Design processing_fsm, start of the top module:
module processing_fsm(clock, reset, start_signal, size, done, 
                            buf_0_write_en, buf_1_write_en, error_buf_write_en,
                            buf_0_w_data, buf_1_w_data, error_mem_w_data,
                            buf_0_r_data, buf_1_r_data, error_mem_r_data,
                            buf_0_addr, buf_1_addr, error_mem_addr, buf_sel);
For scale: roughly 3,000 cells after synthesis, ~0.023 sq mm of cells after synthesis.
clock: 4.34 ns
lec_check: 0
abc_area: 1
cap_margin: 0
core_aspect_ratio: 0.92
core_margin: 2
core_utilization: 72
cts_cluster_diameter: 42
gpl_timing_driven: 1
hold_slack_margin: -0.09
max_routing_layer: met5
min_routing_layer: met1
place_density: 0.36
setup_slack_margin: 0.09
slew_margin: 25
tns_end_percent: 5
run.sh (not shown) runs the stock make flow with config.mk's settings and CLKGATE_MAP_FILE=.
The first run reached the layout checks and failed them: setup timing.
Then changed:
ABC_AREA = default   (was 1)
CAP_MARGIN = 20   (was 0)
CORE_ASPECT_RATIO = default   (was 0.92)
CORE_UTILIZATION = 33   (was 72)
CTS_CLUSTER_DIAMETER = default   (was 42)
HOLD_SLACK_MARGIN = default   (was -0.09)
PLACE_DENSITY = default   (was 0.36)
PLACE_DENSITY_LB_ADDON = 0.19   (was default)
SLEW_MARGIN = 20   (was 25)
TNS_END_PERCENT = 70   (was 5)
clock period = 6.49 ns   (was 4.34 ns; I/O delays follow)
With this change the flow finished clean. Die area went up by 110%. First-iteration DRC count came out lower by 76%. Setup slack gets better by 1300 ps. Hold slack improves by 210 ps. Fmax drops by 15%.
Then changed:
CORE_UTILIZATION = 72   (was 33)
GPL_TIMING_DRIVEN = default   (was 1)
MAX_ROUTING_LAYER = default   (was met5)
MIN_ROUTING_LAYER = default   (was met1)
PLACE_DENSITY = 0.79   (was default)
PLACE_DENSITY_LB_ADDON = default   (was 0.19)
SETUP_SLACK_MARGIN = default   (was 0.09)
TNS_END_PERCENT = default   (was 70)
clock period = 4.33 ns   (was 6.49 ns; I/O delays follow)
=> Now the flow completed, yet does not pass: setup timing. Via count goes up by roughly a tenth. Routed wire length fell slightly. Utilization goes up by 47 points. Register-to-register slack gets worse by 1500 ps. Setup slack is worse by 1500 ps.
Then changed:
CORE_UTILIZATION = 33   (was 72)
PLACE_DENSITY = default   (was 0.79)
clock period = 5.51 ns   (was 4.33 ns; I/O delays follow)
The new run finished with timing, DRC and antenna clean.
Global-route usage is lower by 21 points.
Non-clock buffer count fell by 127.
Setup slack improves by 730 ps.
Synthesized area stays the same.
Final cell count is higher by roughly a tenth.
Then changed:
CORE_UTILIZATION = 70   (was 33)
clock period = 8.6 ns   (was 5.51 ns; I/O delays follow)
Cell area goes down by about 3.7%.
Sequential share of layout area goes up by 0.92 points.
Die size goes down by about 50%.
Core utilization goes up by 39 points.
Via count goes up by about 2.7%.
Global-route usage goes up by 19 points.
Clock skew is about the same.
Worst setup slack improves by 2900 ps.
Register-to-register slack improves by 2900 ps.
Hold slack degrades by 12 ps.

========
## alpha
processing_fsm again, from the RTL that the note above started with.
make LEC_CHECK=0 CAP_MARGIN=20 CORE_MARGIN=2 CORE_UTILIZATION=72 GPL_TIMING_DRIVEN=1 MAX_ROUTING_LAYER=met5 MIN_ROUTING_LAYER=met1 PLACE_DENSITY=0.78 SETUP_SLACK_MARGIN=0.09 SLEW_MARGIN=20 TNS_END_PERCENT=100 finish   # period 4.56 ns
Completing all stages was not enough for alpha: its layout failed the final checks because of setup timing.
Changes in beta relative to alpha:
- a deleted MIN_ROUTING_LAYER that had been met1
- a deleted TNS_END_PERCENT that had been 100
- a change of CORE_UTILIZATION from 72 to 40
- a deleted PLACE_DENSITY that had been 0.78
- a deleted SETUP_SLACK_MARGIN that had been 0.09
- a deleted MAX_ROUTING_LAYER that had been met5
- a deleted GPL_TIMING_DRIVEN that had been 1
- a change of the clock period (ns, I/O delays scaled along) from 4.56 to 5.51
## What came out
- beta: done, clean on timing, DRC and antenna
- Area after detailed placement was lower in the run labelled beta.
- Side by side, all-layer global routing usage turned out lower in beta than in alpha.
- Against alpha, beta reports a final cell count that is higher.
- Changes observed in beta relative to alpha: post-route core utilization decreased by 37 points relative to the old numbers; design area shows a reduction of about 1.3%.

========
processing_fsm again, from the RTL that the note above started with.
Settings: LEC_CHECK=0, CAP_MARGIN=20, CORE_MARGIN=2, CORE_UTILIZATION=72, GPL_TIMING_DRIVEN=1, MAX_ROUTING_LAYER=met5, MIN_ROUTING_LAYER=met1, PLACE_DENSITY=0.78, SETUP_SLACK_MARGIN=-0.13, SLEW_MARGIN=20, TNS_END_PERCENT=10; clock period 4.46 ns.
The first run completed and failed the layout checks on negative setup slack.
==> next run, changes <==
GPL_TIMING_DRIVEN = default   (was 1)
MAX_ROUTING_LAYER = default   (was met5)
MIN_ROUTING_LAYER = default   (was met1)
PLACE_DENSITY = 0.79   (was 0.78)
SETUP_SLACK_MARGIN = -0.42   (was -0.13)
TNS_END_PERCENT = default   (was 10)
clock period = 4.24 ns   (was 4.46 ns; I/O delays follow)
The changed run finished with negative setup slack left.
Die size does not change.
Cell area climbs slightly.
Routed wire length came out lower by a few percent.
Worst setup slack degrades by 230 ps.
==> next run, changes <==
CTS_CLUSTER_DIAMETER = 29   (was default)
SETUP_SLACK_MARGIN = 0.59   (was -0.42)
TNS_END_PERCENT = 10   (was default)
The new run finished with negative setup slack left.
Final area rises by a few percent.
Final cell count rises by a few percent.
Clock-buffer cell count rises by 43.
Wire length rises by about a fifth.
Worst setup slack loses 560 ps.
Via count rises by a little under a tenth.
==> next run, changes <==
CTS_CLUSTER_DIAMETER = 355   (was 29)
HOLD_SLACK_MARGIN = 0.29   (was default)
SETUP_SLACK_MARGIN = -0.42   (was 0.59)
TNS_END_PERCENT = default   (was 10)
clock period = 4.19 ns   (was 4.24 ns; I/O delays follow)
The new run completed, yet does not pass: negative setup slack.
Setup slack improves by 470 ps.
Clock skew fell by 15 ps.
Fmax rose by 11%.
Routed wire length fell by 13%.
Die size stays the same.
==> next run, changes <==
CORE_UTILIZATION = 40   (was 72)
CTS_CLUSTER_DIAMETER = default   (was 355)
HOLD_SLACK_MARGIN = default   (was 0.29)
PLACE_DENSITY = default   (was 0.79)
SETUP_SLACK_MARGIN = default   (was -0.42)
clock period = 7.0 ns   (was 4.19 ns; I/O delays follow)
=> The new run finished clean. Critical path depth stays the same. Cell count goes up by 5.3%.
==> next run, changes <==
CORE_UTILIZATION = 68   (was 40)
clock period = 5.52 ns   (was 7.0 ns; I/O delays follow)
After rerunning: Fmax is higher by about 3.2%. Global-route usage is higher by 15 points. Setup slack got worse by 1300 ps. Critical path depth stays the same. Design area is lower by about 1.3%. Routed wire length came out lower by about 2.5%.

========
processing_fsm again, from the RTL that the note above started with.
export LEC_CHECK = 0
export CAP_MARGIN = 20
export CORE_MARGIN = 2
export CORE_UTILIZATION = 72
export CTS_CLUSTER_SIZE = 87
export HOLD_SLACK_MARGIN = -0.06
export PLACE_DENSITY = 0.79
export SLEW_MARGIN = 30
create_clock -name core_clock -period 4.34 [get_ports {clock}]
The baseline completed and failed the layout checks on setup timing.
Change:
ABC_AREA = 1   (was not set)
CAP_MARGIN = 0   (was 20)
CORE_ASPECT_RATIO = 0.92   (was not set)
CTS_CLUSTER_DIAMETER = 42   (was not set)
CTS_CLUSTER_SIZE = not set   (was 87)
GPL_TIMING_DRIVEN = 1   (was not set)
HOLD_SLACK_MARGIN = not set   (was -0.06)
MAX_ROUTING_LAYER = met5   (was not set)
MIN_ROUTING_LAYER = met1   (was not set)
PLACE_DENSITY = not set   (was 0.79)
PLACE_DENSITY_LB_ADDON = 0.27   (was not set)
SETUP_SLACK_MARGIN = 0.09   (was not set)
SLEW_MARGIN = 20   (was 30)
TNS_END_PERCENT = 70   (was not set)
Result:
- The new run completed, yet does not pass: setup timing
- routed wire length rose by about 23%
- via count rose by about 23%
- clock-buffer cell count rose by 5
- die area rose by 1.7%
- non-clock buffer count fell by 56
- global-route usage rose by 6.4 points
- critical path depth rose by 4
- sequential cell count stays the same
Change:
ABC_AREA = not set   (was 1)
CAP_MARGIN = 20   (was 0)
CORE_ASPECT_RATIO = not set   (was 0.92)
CORE_UTILIZATION = 70   (was 72)
CTS_CLUSTER_DIAMETER = not set   (was 42)
PLACE_DENSITY_LB_ADDON = 0.19   (was 0.27)
TNS_END_PERCENT = 5   (was 70)
clock period = 4.56 ns   (was 4.34 ns; I/O delays follow)
The changed run reached the layout checks and failed them: setup timing. Global-route usage is lower by 8.9 points. Fmax stays flat. Setup slack is better by 0.23 ns. Clock skew is lower by 0.015 ns. Die area is higher by 1.1%. Non-clock buffer count is higher by 2. Via count is lower by 21%. Synthesized area is lower by 1.7%. Cell area is lower by 2.9%. Cell count is lower by 18%. First-iteration DRC count is lower by 50%.
Change:
ABC_AREA = 1   (was not set)
CAP_MARGIN = 0   (was 20)
CORE_ASPECT_RATIO = 0.92   (was not set)
CORE_UTILIZATION = 72   (was 70)
CTS_CLUSTER_DIAMETER = 42   (was not set)
PLACE_DENSITY = 0.82   (was not set)
PLACE_DENSITY_LB_ADDON = not set   (was 0.19)
SLEW_MARGIN = 25   (was 20)
clock period = 4.34 ns   (was 4.56 ns; I/O delays follow)
Result: The new run finished with setup timing left. Worst setup slack gets worse by 0.25 ns. Die size falls by 1.1%. First-iteration DRC count rises by 110%. Sequential cell count does not change.
Change:
CORE_ASPECT_RATIO = not set   (was 0.92)
CTS_CLUSTER_DIAMETER = not set   (was 42)
CTS_CLUSTER_SIZE = 10   (was not set)
GPL_TIMING_DRIVEN = not set   (was 1)
MAX_ROUTING_LAYER = not set   (was met5)
MIN_ROUTING_LAYER = not set   (was met1)
PLACE_DENSITY = 0.42   (was 0.82)
SETUP_SLACK_MARGIN = 0.37   (was 0.09)
SLEW_MARGIN = 20   (was 25)
TNS_END_PERCENT = 20   (was 5)
clock period = 4.59 ns   (was 4.34 ns; I/O delays follow)
The changed run passed the timing, design-rule and antenna checks.
Non-clock buffer count decreases by 28.
Worst setup slack improved by 0.62 ns.
Cell count decreases by 0.72%.
